Design Risc_16_bit, start of the top module:
module Risc_16_bit(
 input clk,
 input rst,
 output [15:0] imem_addr,
 input  [15:0] imem_data,
 output        dmem_we,
 output [2:0]  dmem_addr,
 output [15:0] dmem_wdata
);
make LEC_CHECK=0 CAP_MARGIN=40 CELL_PAD_IN_SITES_GLOBAL_PLACEMENT=0 CORE_MARGIN=2 CORE_UTILIZATION=29 CTS_CLUSTER_DIAMETER=198 GPL_ROUTABILITY_DRIVEN=0 GPL_TIMING_DRIVEN=1 MAX_ROUTING_LAYER=met4 SETUP_SLACK_MARGIN=0.12 SLEW_MARGIN=20 TNS_END_PERCENT=5 finish   # period 2.88 ns
run.sh (not shown) runs the stock make flow with config.mk's settings and CLKGATE_MAP_FILE=.
The first run reached the layout checks and failed them: negative setup slack.
Next try:
Settings changed: CAP_MARGIN 40 to 20, CELL_PAD_IN_SITES_GLOBAL_PLACEMENT 0 to unset, CORE_UTILIZATION 29 to 65, CTS_CLUSTER_DIAMETER 198 to unset, GPL_ROUTABILITY_DRIVEN 0 to unset, GPL_TIMING_DRIVEN 1 to unset, MAX_ROUTING_LAYER met4 to unset, SETUP_SLACK_MARGIN 0.12 to unset, TNS_END_PERCENT 5 to unset.
Clock period 2.88 ns to 5.5 ns, I/O delays scaled along.
After rerunning: The new run finished but fails on negative setup slack. Flip-flop count stays the same. Global-route usage climbs by 32 points. Clock skew went up by 13 ps. Count of clock-buffer cells in the layout drops by 3. Setup slack gets better by 1600 ps. Hold slack gets better by 260 ps. Synthesized cell count stays the same. Synthesized area stays the same. Clock power goes down by well over a third. Wire length rises by a quarter to a third.
Next try:
Settings changed: ABC_AREA set to 1, CORE_UTILIZATION 65 to 63.
Clock period 5.5 ns to 2.63 ns, I/O delays scaled along.
With this change the flow stopped in 5_1_grt (GRT-0232).
Synthesized cell count rises by about 30%.
Die size stays flat.
Synthesized area falls by 3.1%.

---

zinc:
Risc_16_bit again, from the RTL that the note above started with.
clock: 5.23 ns
lec_check: 0
cap_margin: 40
cell_pad_in_sites_global_placement: 0
core_margin: 2
core_utilization: 70
cts_cluster_diameter: 222
cts_cluster_size: 24
gpl_routability_driven: 0
gpl_timing_driven: 1
setup_slack_margin: -0.18
slew_margin: 20
tns_end_percent: 70
FAIL zinc @ 5_1_grt: tool exited with error
Inputs modified between zinc and yarrow:
- CAP_MARGIN: 40 -> 20
- CTS_CLUSTER_SIZE: 24 -> unset
- CELL_PAD_IN_SITES_GLOBAL_PLACEMENT: 0 -> unset
- CTS_CLUSTER_DIAMETER: 222 -> unset
- CORE_UTILIZATION: 70 -> 58
- TNS_END_PERCENT: 70 -> unset
- SETUP_SLACK_MARGIN: -0.18 -> unset
- GPL_TIMING_DRIVEN: 1 -> unset
- GPL_ROUTABILITY_DRIVEN: 0 -> unset
- the clock period (ns, I/O delays scaled along): 5.23 -> 4.97
Findings:
yarrow -> stages 100% | layout checks FAIL | setup timing
zinc fits on a die that is smaller than the die of yarrow.
Delta (yarrow minus zinc): netlist area before placement neither gained nor lost much; worst-case setup slack after placement saw a decrease.
In yarrow relative to zinc, post-CTS setup buffer count had gone up by more than half.
Going from zinc to yarrow, the placement row count was found to have gone up by 6.
Area of placed instances: yarrow vs zinc up about 1.4%

---

Setup of job 101:
Starting RTL as in the previous note.
// Risc_16_bit
module Risc_16_bit(
 input clk,
 input rst,
 output [15:0] imem_addr,
 input  [15:0] imem_data,
 output        dmem_we,
 output [2:0]  dmem_addr,
 output [15:0] dmem_wdata
);
Settings: LEC_CHECK=0, ABC_AREA=1, CAP_MARGIN=20, CORE_MARGIN=2, CORE_UTILIZATION=70, SLEW_MARGIN=20; clock period 2.14 ns.
Job 101 did not make it past 4_1_cts, where a tool error ended it.
## Diff of input files: job 102 against job 101
--- a/flow/config.mk
+++ b/flow/config.mk
@@ -7,6 +7,6 @@
 export LEC_CHECK = 0
-export ABC_AREA = 1
 export CAP_MARGIN = 20
 export CORE_MARGIN = 2
-export CORE_UTILIZATION = 70
+export CORE_UTILIZATION = 65
+export HOLD_SLACK_MARGIN = -0.09
 export SLEW_MARGIN = 20
==> flow/constraint.sdc <==
create_clock -name core_clock -period 5.0 [get_ports {clk}]
set_input_delay 1.0000 -clock core_clock [delete_from_list [all_inputs] [get_ports {clk}]]
set_output_delay 1.0000 -clock core_clock [all_outputs]
set_load 0.01 [all_outputs]
Findings:
No crash in job 102: every stage finished, but the layout fails its final checks due to negative setup slack. What job 102 reported for synthesized area per cell has to be multiplied by 0.75 to get the figure for job 101. The die span in x of job 102 exceeds that of job 101 by about 5%. Comparing job 101 and job 102, the lower summed instance area of the synthesized netlist is on job 101.

---

Starting RTL as in the previous note.
Design Risc_16_bit, start of the top module:
module Risc_16_bit(
 input clk,
 input rst,
 output [15:0] imem_addr,
 input  [15:0] imem_data,
 output        dmem_we,
 output [2:0]  dmem_addr,
 output [15:0] dmem_wdata
);
 wire jump,bne,beq,mem_read,mem_write,alu_src,reg_dst,mem_to_reg,reg_write;
 wire[1:0] alu_op;
 wire [3:0] opcode;
 Datapath_Unit DU
 (
  .clk(clk),
  .rst(rst),
  .imem_addr(imem_addr),
  .imem_data(imem_data),
  .trace_we(dmem_we),
  .trace_addr(dmem_addr),
  .trace_wdata(dmem_wdata),
  .jump(jump),
  .beq(beq),
  .mem_read(mem_read),
  .mem_write(mem_write),
  .alu_src(alu_src),
  .reg_dst(reg_dst),
  .mem_to_reg(mem_to_reg),
  .reg_write(reg_write),
  .bne(bne),
  .alu_op(alu_op),
  .opcode(opcode)
 );
 Control_Unit control
 (
  .opcode(opcode),
  .reg_dst(reg_dst),
  .mem_to_reg(mem_to_reg),
  .alu_op(alu_op),
  .jump(jump),
  .bne(bne),
  .beq(beq),
  .mem_read(mem_read),
  .mem_write(mem_write),
  .alu_src(alu_src),
  .reg_write(reg_write)
 );
endmodule
clock: 4.75 ns
lec_check: 0
abc_area: 1
cap_margin: 20
core_aspect_ratio: 0.94
core_margin: 2
core_utilization: 72
cts_cluster_diameter: 373
cts_cluster_size: 98
place_density: 0.41
slew_margin: 20
The starting point stopped in global routing.
Edit:
- CORE_ASPECT_RATIO: 0.94 -> default
- CTS_CLUSTER_DIAMETER: 373 -> default
- CTS_CLUSTER_SIZE: 98 -> 22
- PLACE_DENSITY: 0.41 -> 0.79
- clock period: 4.75 -> 2.37 ns (I/O delays scaled with it)
With this change the flow died in clock tree synthesis, error DPL-0038.
Die area stays flat.
Synthesized cell count is unchanged.
Area after synthesis stays the same.

---

Risc_16_bit again, from the RTL that the note above started with.
==> flow/config.mk <==
export PLATFORM = sky130hd
export DESIGN_NAME = Risc_16_bit
export DESIGN_NICKNAME = Risc_16_bit
export VERILOG_FILES = /design/flow/design.v
export SDC_FILE = /design/flow/constraint.sdc
export NUM_CORES = 4
export LEC_CHECK = 0
export CAP_MARGIN = 20
export CORE_MARGIN = 2
export CORE_UTILIZATION = 72
export SLEW_MARGIN = 20
==> flow/constraint.sdc <==
create_clock -name core_clock -period 2.25 [get_ports {clk}]
set_input_delay 0.4500 -clock core_clock [delete_from_list [all_inputs] [get_ports {clk}]]
set_output_delay 0.4500 -clock core_clock [all_outputs]
set_load 0.01 [all_outputs]
The starting point did not get past 4_1_cts.
Then changed:
CORE_UTILIZATION = 52   (was 72)
GPL_ROUTABILITY_DRIVEN = 0   (was unset)
clock period = 6.4 ns   (was 2.25 ns; I/O delays follow)
=>
- The changed run ran to the end with no violations
- die size is higher by 37%
- synthesized cell count is unchanged
- synthesized area does not change
Then changed:
CORE_UTILIZATION = 72   (was 52)
GPL_ROUTABILITY_DRIVEN = unset   (was 0)
PLACE_DENSITY = 0.4   (was unset)
clock period = 6.7 ns   (was 6.4 ns; I/O delays follow)
Cell area is lower by a few percent.
Die area goes down by a quarter to a third.
Non-clock buffer count went down by 109.
Then changed:
CORE_UTILIZATION = 65   (was 72)
PLACE_DENSITY = unset   (was 0.4)
SETUP_SLACK_MARGIN = 0.72   (was unset)
clock period = 5.64 ns   (was 6.7 ns; I/O delays follow)
Now the flow failed in 5_1_grt.
Die size came out higher by 11%.
Synthesized area stays the same.
Synthesized cell count does not change.

---

== raven ==
Starting RTL as in the previous note.
make LEC_CHECK=0 CAP_MARGIN=0 CELL_PAD_IN_SITES_GLOBAL_PLACEMENT=0 CORE_MARGIN=2 CORE_UTILIZATION=68 CTS_CLUSTER_DIAMETER=227 GPL_ROUTABILITY_DRIVEN=0 GPL_TIMING_DRIVEN=1 MAX_ROUTING_LAYER=met4 SETUP_SLACK_MARGIN=0.16 SLEW_MARGIN=20 TNS_END_PERCENT=70 finish   # period 5.23 ns
raven is listed as incomplete: the tool reported an error in global routing (5_1_grt) and the run ended there.
Here is what was changed in the inputs of pepper compared with raven.
Settings: CAP_MARGIN changed from 0 to 20; GPL_ROUTABILITY_DRIVEN removed (was 0); TNS_END_PERCENT removed (was 70); CORE_UTILIZATION changed from 68 to 40; SETUP_SLACK_MARGIN removed (was 0.16); MAX_ROUTING_LAYER removed (was met4); GPL_TIMING_DRIVEN removed (was 1); CTS_CLUSTER_DIAMETER removed (was 227); CELL_PAD_IN_SITES_GLOBAL_PLACEMENT removed (was 0); the clock period (ns, I/O delays scaled along) changed from 5.23 to 6.33.
Notes after the runs:
In the metrics for raven and pepper, the one carrying the higher die width is pepper.
Compared with raven, in pepper summed standard-cell area reported by yosys essentially unchanged, row count increased 18, clock buffer count from CTS increased 4, synthesized area essentially unchanged, number of cells upsized or downsized after cts decreased 119.
raven has lower floorplan core area than pepper.
Number of post-CTS setup repair buffers, raven and pepper, lower one = pepper.
[compare] base=raven new=pepper: die outline height climbed 51 um; die area climbed 21000 um^2.
pepper did not stop at any stage, and its layout met the timing, DRC and antenna checks.
### pepper -> juniper
Settings: CORE_UTILIZATION changed from 40 to 68; CTS_CLUSTER_DIAMETER newly set to 206; CTS_CLUSTER_SIZE newly set to 24; the clock period (ns, I/O delays scaled along) changed from 6.33 to 5.56.
Notes after the runs:
- Area share of and/or/nand/nor cells after synthesis came out exactly the same in juniper and pepper.
- Changes observed in juniper relative to pepper: die area decreased by about 40% relative to the old numbers, sequential share of layout area went down by 1.4 points, inverter count of the layout excluding clock inverters stayed essentially flat.
- For the worst-path maximum fanout, juniper came in 4 lower than pepper did.
- Number of cells in the finished layout apart from fillers, juniper and pepper: lower on juniper
- Of pepper and juniper, just one finished clean: pepper.
- The layout from juniper, despite a flow that completed every stage, fails the layout checks, with the failing checks listed as negative setup slack.
Inputs modified between juniper and harbor:
Settings: CORE_UTILIZATION changed from 68 to 71; CTS_CLUSTER_DIAMETER removed (was 206); CTS_CLUSTER_SIZE changed from 24 to 97; the clock period (ns, I/O delays scaled along) changed from 5.56 to 6.7.
### Flow results
Taking juniper as the reference, in harbor clock transition time at the flip-flop clock pins of the worst setup and hold paths lost 0.04 ns, non-clock buffer count lost 294. Taking juniper as the reference, in harbor chip height moved down; global-route usage moved down. After detailed routing, juniper needs more wire than harbor. Delta (harbor minus juniper): power lower; final standard cell area without fillers lower. Changes observed in harbor relative to juniper: logic area decreased about 6%, number of buffers added for setup after CTS decreased 14, count of nets after finishing decreased 283. harbor reached the end of the flow, and the finished layout is clean on the timing, DRC and antenna checks.
Power and IR drop assume default switching activity.
